Design uart_top, start of the top module:
module  uart_top(
								input  clk,
								input  rst_n,
								input  din,
								input sw8,
								output  reg  [23:0] pic_out,
								output  reg [16:0] addr,
								output  reg wr_ram,
								output  tx,
								output  reg pic_done,    
								output  reg  pic_download,    
								output  reg [7:0] rgb_led
								);
Size: about 530 cells after synthesis, roughly 150 flip-flops, roughly 57 I/O pins, ~6700 um^2 of cells after synthesis.
clock: 10.0 ns
lec_check: 0
cap_margin: 20
cell_pad_in_sites_detail_placement: 1
core_aspect_ratio: 0.5
core_margin: 9
core_utilization: 48
cts_cluster_diameter: 375
cts_cluster_size: 100
slew_margin: 20
run.sh (not shown) runs the stock make flow with config.mk's settings and CLKGATE_MAP_FILE=.
The starting point produced a clean layout.
Next try:
Settings changed: ABC_AREA set to 1, CELL_PAD_IN_SITES_DETAIL_PLACEMENT 1 to unset, CELL_PAD_IN_SITES_GLOBAL_PLACEMENT set to 1, CORE_ASPECT_RATIO 0.5 to 1.28, CORE_MARGIN 9 to 2, CORE_UTILIZATION 48 to 32, CTS_CLUSTER_DIAMETER 375 to unset, CTS_CLUSTER_SIZE 100 to unset, GPL_ROUTABILITY_DRIVEN set to 0, MAX_ROUTING_LAYER set to met4, SLEW_MARGIN 20 to 25.
=> Sequential power came out lower slightly; first-iteration DRC count came out higher by roughly a tenth; global-route usage came out lower by 3.0 points; core utilization came out lower by 22 points; clock power came out lower slightly; design area came out higher by a few percent; non-clock buffer count came out lower by 1; total power came out higher by a few percent.
Next try:
Settings changed: ABC_AREA 1 to unset, CELL_PAD_IN_SITES_GLOBAL_PLACEMENT 1 to unset, CORE_ASPECT_RATIO 1.28 to 0.5, CORE_MARGIN 2 to 9, CORE_UTILIZATION 32 to 66, CTS_CLUSTER_DIAMETER set to 375, CTS_CLUSTER_SIZE set to 100, GPL_ROUTABILITY_DRIVEN 0 to unset, MAX_ROUTING_LAYER met4 to unset, SETUP_SLACK_MARGIN set to -0.96, SLEW_MARGIN 25 to 20.
Cell area came out lower by a few percent. Global-route usage came out higher by 5.9 points. Maximum frequency came out lower by a few percent. Core utilization came out higher by 43 points. Final cell count came out lower by a quarter to a third. Critical path depth came out higher by 9. Synthesized cell count came out lower by a quarter to a third. Wire length came out lower by a little under a tenth.

* * *

v36:
uart_top again, from the RTL that the note above started with.
make LEC_CHECK=0 ABC_AREA=1 CAP_MARGIN=20 CORE_ASPECT_RATIO=1.95 CORE_MARGIN=2 CORE_UTILIZATION=72 CTS_CLUSTER_SIZE=94 SLEW_MARGIN=40 TNS_END_PERCENT=10 finish   # period 2.04 ns
From the logs: v36 reached the end of the flow and failed the layout checks with setup timing.
Edits applied to the flow inputs when going from v36 to v41:
- SLEW_MARGIN: 40 -> 20
- CORE_ASPECT_RATIO: 1.95 -> unset
## What came out
- In v41 the implementation ran to completion but is not tape-out ready, as the final checks report hold timing, setup timing.
- v41: combined buffer and inverter count along the critical path is 1 higher than what v36 reported.
- v41 ended with less count of clock-buffer cells in the layout than v36.
- In the tables for v36 and v41, non-clock buffer count reads higher with v36.
- Cell area | v41 vs v36 | v41 smaller
- Delta (v41 minus v36): wire length down 7.2%; maximum frequency up 4.4%; combinational group share of total power down 1.1 points.
For v25, these inputs were changed with respect to v41:
- removing CTS_CLUSTER_SIZE (formerly 94)
- changing CORE_UTILIZATION from 72 to 40
- removing TNS_END_PERCENT (formerly 10)
- removing ABC_AREA (formerly 1)
- changing the clock period (ns, I/O delays scaled along) from 2.04 to 10.0
Findings:
v25: done, clean on timing, DRC and antenna. Looking only at chip area line of the yosys report, and setting everything else aside, the higher value of v41 and v25 goes to v41. v41 → v25: share of the core filled with cells now smaller, layout-stage area growth over the synthesis result now smaller, final cell count now smaller, instance area at placement now smaller, wire length now smaller. Going from v41 to v25, post-route cell area fell by 660 um2, number of global-route vias before repair fell by 1,257.

* * *

Setup of run 1:
Starting RTL as in the previous note.
Settings: LEC_CHECK=0, CAP_MARGIN=30, CELL_PAD_IN_SITES_DETAIL_PLACEMENT=2, CELL_PAD_IN_SITES_GLOBAL_PLACEMENT=3, CORE_MARGIN=4, CORE_UTILIZATION=61, CTS_CLUSTER_DIAMETER=253, CTS_CLUSTER_SIZE=86, GPL_ROUTABILITY_DRIVEN=1, GPL_TIMING_DRIVEN=0, HOLD_SLACK_MARGIN=0.02, MAX_ROUTING_LAYER=met5, PLACE_DENSITY_LB_ADDON=0.07, SLEW_MARGIN=20, TNS_END_PERCENT=20; clock period 3.42 ns.
Run 1: it failed during global placement without I/O (3_1_place_gp_skip_io), and the tool reported FLW-0024.
## Diff of input files: run 2 against run 1
Settings: TNS_END_PERCENT: 20 -> unset; CTS_CLUSTER_SIZE: 86 -> unset; CELL_PAD_IN_SITES_DETAIL_PLACEMENT: 2 -> unset; MAX_ROUTING_LAYER: met5 -> unset; HOLD_SLACK_MARGIN: 0.02 -> unset; CELL_PAD_IN_SITES_GLOBAL_PLACEMENT: 3 -> unset; CTS_CLUSTER_DIAMETER: 253 -> 260.
Findings:
Run 2 reached the final stage; the timing, design-rule and antenna checks on its layout passed. Re register bit count reported by yosys: no difference whatsoever between run 2 and run 1. Per the comparison of run 2 with run 1, count of standard-cell rows comparable; post-synthesis cell count from yosys has remained practically unchanged; multiplexer share of the synthesized area roughly the same; adder-cell share of the synthesized area barely changed. Status: share of synthesized registers carrying an async set or reset parity (run 2, run 1). Re number of instances in the synthesized netlist: no difference whatsoever between run 2 and run 1. Run 2 -> run 1: post-synthesis instance area delta 0, exact match. On area of the core, run 2 and run 1 are basically level. On yosys-reported design area after synthesis, run 2 and run 1 are neck and neck. Run 1 -> run 2: post-synthesis share of cell area spent on and-or and or-and gates delta 0, exact match.
Inputs modified between run 2 and run 3:
Settings: CTS_CLUSTER_DIAMETER now 253, was 260; CELL_PAD_IN_SITES_GLOBAL_PLACEMENT now 3, previously not set; TNS_END_PERCENT now 20, previously not set; CTS_CLUSTER_SIZE now 86, previously not set; MAX_ROUTING_LAYER now met4, previously not set.
--- outcome ---
- Run 3 did not finish; a tool error ended it in global placement without I/O (3_1_place_gp_skip_io).
- Diff run 3..run 2 | initial standard-cell utilization of the core | unchanged
- From run 2 to run 3, yosys stat cell total did not move at all.
- Re number of rows created at floorplan: no difference whatsoever between run 2 and run 3.
- Register share after synthesis: run 2 vs run 3 identical
- Looking at run 2 and run 3, the synthesized area is a wash.
- Taking run 2 as the reference, in run 3 fraction of the mapped netlist area in adder cells flat, chip area in the Yosys report flat, area share of and-or/or-and cells after synthesis flat, die span in y flat.
- Re total core area: no difference whatsoever between run 2 and run 3.
- Re area share of and/or/nand/nor cells after synthesis: no difference whatsoever between run 3 and run 2.
--- input diff run 3..run 4 ---
Settings: PLACE_DENSITY_LB_ADDON: 0.07 -> unset; CORE_ASPECT_RATIO: unset -> 1.94; PLACE_DENSITY: unset -> 0.39; SETUP_SLACK_MARGIN: unset -> -0.32; MAX_ROUTING_LAYER: met4 -> unset; CELL_PAD_IN_SITES_GLOBAL_PLACEMENT: 3 -> unset; CTS_CLUSTER_DIAMETER: 253 -> 260; CTS_CLUSTER_SIZE: 86 -> 98; GPL_TIMING_DRIVEN: 0 -> 1.
--- outcome ---
Run 4: all stages done; final checks FAILED (negative setup slack). No final results exist for run 3, since it was stopped by error FLW-0024 during global placement without I/O (3_1_place_gp_skip_io). Between run 3 and run 4, the sequential share of the synthesized area does not differ in any meaningful way. When the final numbers for run 4 and run 3 were put side by side, the horizontal die dimension turned out to be smaller in run 4. Comparing run 3 against run 4, there is no change at all in post-synthesis compound-gate area fraction. From run 4 to run 3, mux share of post-synthesis cell area did not move at all. Run 4 ended with more die size than run 3. Comparing run 4 and run 3, the higher floorplan die height is on run 4. As far as chip area line of the yosys report is concerned, run 3 and run 4 perform about the same. [compare] base=run 3 new=run 4: core region area higher, synthesized area roughly the same. Of run 4 and run 3, the run reporting the lower standard-cell row count was run 3. Core utilization at floorplan was higher in the run labelled run 3.

* * *

Starting RTL as in the previous note.
Settings: LEC_CHECK=0, ABC_AREA=1, CAP_MARGIN=20, CELL_PAD_IN_SITES_GLOBAL_PLACEMENT=1, CORE_ASPECT_RATIO=1.28, CORE_MARGIN=2, CORE_UTILIZATION=32, CTS_CLUSTER_DIAMETER=27, GPL_ROUTABILITY_DRIVEN=1, MAX_ROUTING_LAYER=met5, SLEW_MARGIN=25, TNS_END_PERCENT=75; clock period 2.58 ns.
The baseline went through all stages and came out clean.
==> next run, changes <==
ABC_AREA = unset   (was 1)
CELL_PAD_IN_SITES_GLOBAL_PLACEMENT = unset   (was 1)
CORE_ASPECT_RATIO = unset   (was 1.28)
CORE_UTILIZATION = 40   (was 32)
CTS_CLUSTER_DIAMETER = 343   (was 27)
GPL_ROUTABILITY_DRIVEN = unset   (was 1)
HOLD_SLACK_MARGIN = 0.04   (was unset)
MAX_ROUTING_LAYER = unset   (was met5)
SLEW_MARGIN = 20   (was 25)
TNS_END_PERCENT = unset   (was 75)
clock period = 10.0 ns   (was 2.58 ns; I/O delays follow)
Outcome: Synthesized cell count is lower by 29%; total power is lower by 76%; final cell count is lower by 27%.
==> next run, changes <==
CTS_CLUSTER_DIAMETER = unset   (was 343)
HOLD_SLACK_MARGIN = unset   (was 0.04)
clock period = 3.68 ns   (was 10.0 ns; I/O delays follow)
Result:
- sequential share of layout area drops by 0.13 points
- via count climbs slightly
- synthesized cell count stays the same
- clock-buffer cell count stays the same
- global-route usage hardly moves
- area after synthesis does not change
- cell count climbs slightly
- worst setup slack degrades by 6.2 ns
- critical path depth drops by 1
- clock power climbs to 2.8 times its value
- non-clock buffer count climbs by 3
==> next run, changes <==
clock period = 2.56 ns   (was 3.68 ns; I/O delays follow)
=> The changed run completed and failed the layout checks on setup timing; utilization came out higher by 2.8 points; design area climbs by about 5.6%; global-route usage came out higher by 0.96 points; routed wire length rose by 6.5%; hold slack improved by 0.13 ns; via count goes up by about 3.7%; first-iteration DRC count is higher by about 2.4%; count of clock-buffer cells in the layout stays the same.

* * *

Starting RTL as in the previous note.
clock: 3.25 ns
lec_check: 0
cap_margin: 30
core_margin: 2
core_utilization: 70
cts_cluster_diameter: 228
gpl_routability_driven: 1
gpl_timing_driven: 1
slew_margin: 20
The starting point finished but fails on negative setup slack.
Rerun with:
Settings changed: ABC_AREA set to 1, CAP_MARGIN 30 to 35, CTS_CLUSTER_DIAMETER 228 to unset, CTS_CLUSTER_SIZE set to 23, GPL_ROUTABILITY_DRIVEN 1 to unset, GPL_TIMING_DRIVEN 1 to unset.
Clock period 3.25 ns to 2.04 ns, I/O delays scaled along.
What happened: The changed run finished but failed the layout checks on negative hold slack, negative setup slack. Clock-buffer cell count stays the same. First-iteration DRC count is higher by 90%. Synthesized cell count climbs by 41%. Area after synthesis went up by 5.4%.
Rerun with:
Settings changed: ABC_AREA 1 to 0, SETUP_SLACK_MARGIN set to 0.59.
Outcome: The changed run stopped in clock tree synthesis (4_1_cts) with DPL-0038; die size decreases by about 5%; area after synthesis decreases by about 5%; synthesized cell count decreases by about 30%.
Rerun with:
Settings changed: ABC_AREA 0 to 1, CAP_MARGIN 35 to 20, CTS_CLUSTER_DIAMETER set to 233, SETUP_SLACK_MARGIN 0.59 to unset.
Clock period 2.04 ns to 2.06 ns, I/O delays scaled along.
Effect: With this change the flow completed, yet does not pass: negative hold slack, negative setup slack. Die size increases by 5.2%. Area after synthesis increases by 5.4%. Synthesized cell count increases by 41%.

* * *

## run A
Starting RTL as in the previous note.
clock: 2.04 ns
lec_check: 0
abc_area: 0
cap_margin: 0
core_margin: 2
core_utilization: 70
cts_cluster_size: 23
setup_slack_margin: 0.57
slew_margin: 20
The log for run A ends in 4_1_cts with error DPL-0038, so the run never completed.
### run A -> run B
# run A
export LEC_CHECK = 0
export ABC_AREA = 0
export CAP_MARGIN = 0
export CORE_MARGIN = 2
export CORE_UTILIZATION = 70
export CTS_CLUSTER_SIZE = 23
export SETUP_SLACK_MARGIN = 0.57
export SLEW_MARGIN = 20
create_clock -name core_clock -period 2.04 [get_ports {clk}]
# run B
export LEC_CHECK = 0
export ABC_AREA = 1
export CAP_MARGIN = 35
export CORE_MARGIN = 2
export CORE_UTILIZATION = 70
export CTS_CLUSTER_DIAMETER = 360
export CTS_CLUSTER_SIZE = 23
export PLACE_DENSITY_LB_ADDON = 0.12
export SLEW_MARGIN = 20
create_clock -name core_clock -period 2.04 [get_ports {clk}]
--- outcome ---
- | run B | all stages done | FAIL | hold timing, setup timing |
- Comparing run A and run B, the lower post-synthesis cell area was measured on run A.
- Delta(synthesized instance count, run B - run A) > 0
- The count of cell types in the netlist reported for run B is smaller than that of run A by 29%.
- NOTE total placed cells including tap cells run A->run B increased by more than a quarter
- [compare] base=run A new=run B: final RePlAce weighted congestion fell 0.0072, yosys stat chip area has increased, cell row count has increased.
- Lower area of the die goes to run A over run B.
Input changes introduced in run C (baseline for comparison: run B):
# run B
export LEC_CHECK = 0
export ABC_AREA = 1
export CAP_MARGIN = 35
export CORE_MARGIN = 2
export CORE_UTILIZATION = 70
export CTS_CLUSTER_DIAMETER = 360
export CTS_CLUSTER_SIZE = 23
export PLACE_DENSITY_LB_ADDON = 0.12
export SLEW_MARGIN = 20
create_clock -name core_clock -period 2.04 [get_ports {clk}]
# run C
export LEC_CHECK = 0
export ABC_AREA = 1
export CAP_MARGIN = 20
export CORE_MARGIN = 2
export CORE_UTILIZATION = 72
export SLEW_MARGIN = 20
create_clock -name core_clock -period 2.58 [get_ports {clk}]
==> comparison <==
- Summary of run C over run B: clock input transition at the sequential cells of the worst setup and hold paths held, finished layout cell area lower, worst setup slack increased 0.41 ns, initial core utilization +1.3 points.
- Run C finished all stages; layout check result: FAIL, due to setup timing.
[inputs] run D vs run C
# run C
export LEC_CHECK = 0
export ABC_AREA = 1
export CAP_MARGIN = 20
export CORE_MARGIN = 2
export CORE_UTILIZATION = 72
export SLEW_MARGIN = 20
create_clock -name core_clock -period 2.58 [get_ports {clk}]
# run D
export LEC_CHECK = 0
export CAP_MARGIN = 15
export CORE_MARGIN = 2
export CORE_UTILIZATION = 72
export CTS_CLUSTER_SIZE = 38
export SETUP_SLACK_MARGIN = 1.78
export SLEW_MARGIN = 20
create_clock -name core_clock -period 6.84 [get_ports {clk}]
Findings:
- Run D: full flow OK, the timing, design-rule and antenna checks passed
- On setup slack of the most critical reg-to-reg path: between run C and run D, it ends up higher for run D.
- Between run C and run D, the flow reports routed wire length decreasing by more than a quarter.
- The maximum VDD drop in run C is 4.1 times that in run D.
Modified inputs, run E compared to run D
# run D
export LEC_CHECK = 0
export CAP_MARGIN = 15
export CORE_MARGIN = 2
export CORE_UTILIZATION = 72
export CTS_CLUSTER_SIZE = 38
export SETUP_SLACK_MARGIN = 1.78
export SLEW_MARGIN = 20
create_clock -name core_clock -period 6.84 [get_ports {clk}]
# run E
export LEC_CHECK = 0
export ABC_AREA = 1
export CAP_MARGIN = 15
export CORE_MARGIN = 2
export CORE_UTILIZATION = 72
export CTS_CLUSTER_DIAMETER = 222
export CTS_CLUSTER_SIZE = 38
export SETUP_SLACK_MARGIN = 0.66
export SLEW_MARGIN = 20
create_clock -name core_clock -period 6.84 [get_ports {clk}]
==> results <==
The higher smallest setup slack after layout of run E and run D is in run E. In the reports for run E and run D, the smaller number of cell instances after yosys synthesis belongs to run D. Run E vs run D — clock period minus final worst setup slack dropped 0.62 ns. Run E vs run D — area reported by Yosys stat climbed by a few percent.
Here is what was changed in the inputs of run F compared with run E.
# run E
export LEC_CHECK = 0
export ABC_AREA = 1
export CAP_MARGIN = 15
export CORE_MARGIN = 2
export CORE_UTILIZATION = 72
export CTS_CLUSTER_DIAMETER = 222
export CTS_CLUSTER_SIZE = 38
export SETUP_SLACK_MARGIN = 0.66
export SLEW_MARGIN = 20
create_clock -name core_clock -period 6.84 [get_ports {clk}]
# run F
export LEC_CHECK = 0
export CAP_MARGIN = 20
export CORE_MARGIN = 2
export CORE_UTILIZATION = 43
export SLEW_MARGIN = 20
create_clock -name core_clock -period 3.68 [get_ports {clk}]
### Flow results
No run among run E and run F stopped early or left any final violation; all are clean.
Run E → run F: power climbed 83%; post-detailed-route via-to-cell ratio went down 0.28; post-synthesis compound-gate area fraction fell by 0.44 points; area figure in the yosys stat output now smaller; floorplan die width moved up.
Clock network fraction of design power: run F > run E
Going from run E to run F, synthesized area now smaller, global-route usage now smaller, cell area now smaller.
No activity file was given, so power comes from the tool's default toggle rates.
